run a:
==> flow/design.v (excerpt) <==
module LASER (
	input CLK,
	input RST,
	input [3:0] X,
	input [3:0] Y,
	output reg [3:0] C1X,
	output reg [3:0] C1Y,
	output reg [3:0] C2X,
	output reg [3:0] C2Y,
	output DONE
);
Settings: LEC_CHECK=0, CAP_MARGIN=20, CORE_MARGIN=2, CORE_UTILIZATION=65, CTS_CLUSTER_DIAMETER=57, CTS_CLUSTER_SIZE=64, SETUP_SLACK_MARGIN=-0.57, SLEW_MARGIN=20; clock period 7.18 ns.
run.sh (not shown) runs the stock make flow with config.mk's settings and CLKGATE_MAP_FILE=.
STATUS run=run a STAGES=ALL_DONE FINAL_CHECKS=FAILED CAUSE=setup timing
For run b, these inputs were changed with respect to run a:
Settings: SETUP_SLACK_MARGIN now 0.97, was -0.57; CTS_CLUSTER_DIAMETER now 58, was 57; PLACE_DENSITY_LB_ADDON now 0.0, previously not set; CTS_CLUSTER_SIZE now 35, was 64; CORE_UTILIZATION now 72, was 65; the clock period (ns, I/O delays scaled along) now 7.62, was 7.18.
[summary]
- Of the runs run b and run a, none of them finished clean.
- [flow] run a | stages: complete | final checks: fail | reason: setup timing
- Run b had finished all stages when the layout checks came back failing, citing setup timing.
- ~same combinational logic power in run b and run a
- The worst setup path endpoint comes out Cover[2] in one run and Cover[5] in the other, namely in run b and run a respectively.
- Changes observed in run b relative to run a: initial core utilization picked up an extra 7.9 points; worst-case setup slack after placement picked up an extra 0.38 ns.

* * *

Starting RTL as in the previous note.
export LEC_CHECK = 0
export CAP_MARGIN = 20
export CORE_ASPECT_RATIO = 0.53
export CORE_MARGIN = 2
export CORE_UTILIZATION = 70
export CTS_CLUSTER_SIZE = 39
export PLACE_DENSITY_LB_ADDON = 0.0
export SETUP_SLACK_MARGIN = 1.35
export SLEW_MARGIN = 20
create_clock -name core_clock -period 4.93 [get_ports {CLK}]
The starting point completed and failed the layout checks on negative setup slack.
Rerun with:
CORE_ASPECT_RATIO = default   (was 0.53)
CORE_UTILIZATION = 72   (was 70)
CTS_CLUSTER_SIZE = 27   (was 39)
SETUP_SLACK_MARGIN = 0.62   (was 1.35)
clock period = 8.09 ns   (was 4.93 ns; I/O delays follow)
The changed run finished with negative setup slack left.
Wire length decreases by 10%.
Sequential cell count is unchanged.
Sequential share of layout area is higher by 0.67 points.
Clock-buffer cell count grows by 2.
Cell area came out lower by 1.5%.
Hold slack is worse by 39 ps.
Total power goes down by 36%.
Setup slack improves by 2900 ps.
Core utilization rises by 1.1 points.
Global-route usage went down by 5.5 points.
Synthesized area is unchanged.
Rerun with:
CORE_UTILIZATION = 57   (was 72)
CTS_CLUSTER_SIZE = default   (was 27)
PLACE_DENSITY_LB_ADDON = default   (was 0.0)
SETUP_SLACK_MARGIN = 1.86   (was 0.62)
clock period = 6.53 ns   (was 8.09 ns; I/O delays follow)
After rerunning: The new run finished with negative setup slack left. Worst setup slack got worse by 850 ps. Core utilization goes down by 17 points. Fmax goes up by 8.6%. Wire length goes down by 12%. Combinational power goes up by about 20%. Final area goes up by 3.0%. Hold slack improved by 6.0 ps. Cell count goes up by 5.9%.
Rerun with:
ABC_AREA = 0   (was default)
CELL_PAD_IN_SITES_DETAIL_PLACEMENT = 0   (was default)
CORE_UTILIZATION = 72   (was 57)
CTS_CLUSTER_SIZE = 40   (was default)
MAX_ROUTING_LAYER = met5   (was default)
PLACE_DENSITY_LB_ADDON = 0.0   (was default)
SETUP_SLACK_MARGIN = 0.78   (was 1.86)
clock period = 8.25 ns   (was 6.53 ns; I/O delays follow)
What happened: The new run finished but failed the layout checks on negative setup slack; die area goes down by about a fifth; count of clock-buffer cells in the layout goes up by 1; fmax goes down by a few percent; combinational power goes down by about a fifth; routed wire length goes up by a few percent; power goes down by about a fifth; setup slack is better by 1500 ps; worst hold slack is worse by 7.0 ps; global-route usage goes up by 11 points; final area goes down by a few percent; clock skew goes up by 7.3 ps.
Rerun with:
ABC_AREA = default   (was 0)
CELL_PAD_IN_SITES_DETAIL_PLACEMENT = default   (was 0)
CORE_UTILIZATION = 69   (was 72)
CTS_CLUSTER_SIZE = 27   (was 40)
MAX_ROUTING_LAYER = default   (was met5)
SETUP_SLACK_MARGIN = 1.41   (was 0.78)
clock period = 5.2 ns   (was 8.25 ns; I/O delays follow)
The changed run completed and failed the layout checks on negative setup slack.
Sequential power came out higher by 59%.
Die size goes up by 4.2%.
Synthesized cell count does not change.
Area after synthesis does not change.
Power climbs by 62%.
Cell area goes up by 3.1%.
Fmax is about the same.
Via count fell by 1.2%.
First-iteration DRC count goes down by 15%.
Final cell count is higher by 4.6%.

* * *

Setup of v42:
LASER again, from the RTL that the note above started with.
Settings: LEC_CHECK=0, ABC_AREA=0, CAP_MARGIN=20, CELL_PAD_IN_SITES_DETAIL_PLACEMENT=0, CORE_MARGIN=2, CORE_UTILIZATION=72, CTS_CLUSTER_DIAMETER=56, CTS_CLUSTER_SIZE=40, MAX_ROUTING_LAYER=met5, PLACE_DENSITY_LB_ADDON=0.0, SETUP_SLACK_MARGIN=0.59, SLEW_MARGIN=20; clock period 4.88 ns.
No crash in v42: every stage finished, but the layout fails its final checks due to negative setup slack.
Setup changes, v42 to v37
- CTS_CLUSTER_SIZE no longer set, was 40
- PLACE_DENSITY_LB_ADDON no longer set, was 0.0
- CTS_CLUSTER_DIAMETER no longer set, was 56
- ABC_AREA no longer set, was 0
- CELL_PAD_IN_SITES_DETAIL_PLACEMENT no longer set, was 0
- SETUP_SLACK_MARGIN now 2.52, was 0.59
- MAX_ROUTING_LAYER no longer set, was met5
- CORE_UTILIZATION now 40, was 72
- the clock period (ns, I/O delays scaled along) now 8.78, was 4.88
--- outcome ---
In summary, v37 completed successfully, with a layout that passed the timing, design-rule and antenna checks. Power down 39% in v37 wrt v42. For v42, the library cell contributing the largest single delay on the critical path was fa_1, unlike v37, where it was nor4_4. v42 leaves less setup margin than v37. Row x dimension of the die: v37 higher / v42 lower.
## Diff of input files: v9 against v37
- PLACE_DENSITY_LB_ADDON newly set to 0.0
- CORE_UTILIZATION changed from 40 to 68
- SETUP_SLACK_MARGIN changed from 2.52 to 1.41
- CTS_CLUSTER_SIZE newly set to 27
- CORE_ASPECT_RATIO newly set to 0.5
- the clock period (ns, I/O delays scaled along) changed from 8.78 to 4.88
==> comparison <==
- Summary of v37 and v9: one run falls short of a clean finish, namely v9.
- Every stage of v9 finished as expected; the final checks, on the other hand, flagged negative setup slack, which means the layout fails.
- v9: global-route usage 24 points above v37
- Wire length per cell: v9 vs v37 up about 30%
- Per the comparison of v9 with v37, final setup violation count +6, final worst-path cycle share increased by 88 points relative to the old numbers, width of the chip picked up an extra 19 um, number of tapcells shows a reduction of 281.
- Via count went up by more than 10% going from v37 to v9.
- Compared with v37, v9 shows total die size lower by about 40%.
- In the flow results for v37 and v9, the logic gate share of total power is smaller on v37.
Inputs modified between v9 and v29:
- PLACE_DENSITY_LB_ADDON removed (was 0.0)
- CORE_UTILIZATION changed from 68 to 64
- CTS_CLUSTER_SIZE removed (was 27)
- CORE_ASPECT_RATIO removed (was 0.5)
- SETUP_SLACK_MARGIN changed from 1.41 to 1.7
- the clock period (ns, I/O delays scaled along) changed from 4.88 to 6.3
### Flow results
STATUS run=v29 STAGES=ALL_DONE FINAL_CHECKS=FAILED CAUSE=negative setup slack
The synthesis-to-finish area growth in v29 sits 0.99 points above the value recorded for v9.
v29 against v9: total area of sequential cells flat; sequential power down about 22%.
When v29 is measured against v9, its routed length per placed instance turns out 6.6 um lower.
Register-to-register slack on v29 is ahead of v9.
v29 vs v9, worst supply voltage drop on vdd went down by 36%.
Relative to v29, the following input files were edited for v2:
- changing CORE_UTILIZATION from 64 to 56
- removing SETUP_SLACK_MARGIN (formerly 1.7)
- changing the clock period (ns, I/O delays scaled along) from 6.3 to 4.99
- Final checks on v2, whose flow otherwise completed, came back failing, citing negative setup slack.
- Going from v29 to v2, post-layout minimum cycle time went down, final cell count higher, biggest fanout along the worst timing path decreased 1, detailed route wirelength on metal2 now sits higher, count of final max-slew check failures level.
- Against v29, first-pass GRT wire length in v2 rose slightly.
- Clock-buffer cell count in v2 is 7 lower than in v29
- Compared with v29, leakage power total in v2 increased by a few percent.
### v2 -> v32
- swapping 56 for 59 in CORE_UTILIZATION
- swapping 4.99 for 8.78 in the clock period (ns, I/O delays scaled along)
==> comparison <==
v2 finished every stage; the final checks, however, were not passed, the failures being negative setup slack.
v32: full flow OK, the timing, design-rule and antenna checks passed
Delta (v32 minus v2): highest clock rate moved down, count of endpoints failing setup in the final report decreased 6.
Relative to v2, the final cell count of v32 is lower by 230.
Compared with v2, v32 shows total power that has gone down by more than a quarter.
Design area ended up about 8% lower on v32 than on v2.
Across both runs, routability congestion estimate from global placement was higher for v32 than for v2.
No activity file was given, so power comes from the tool's default toggle rates.
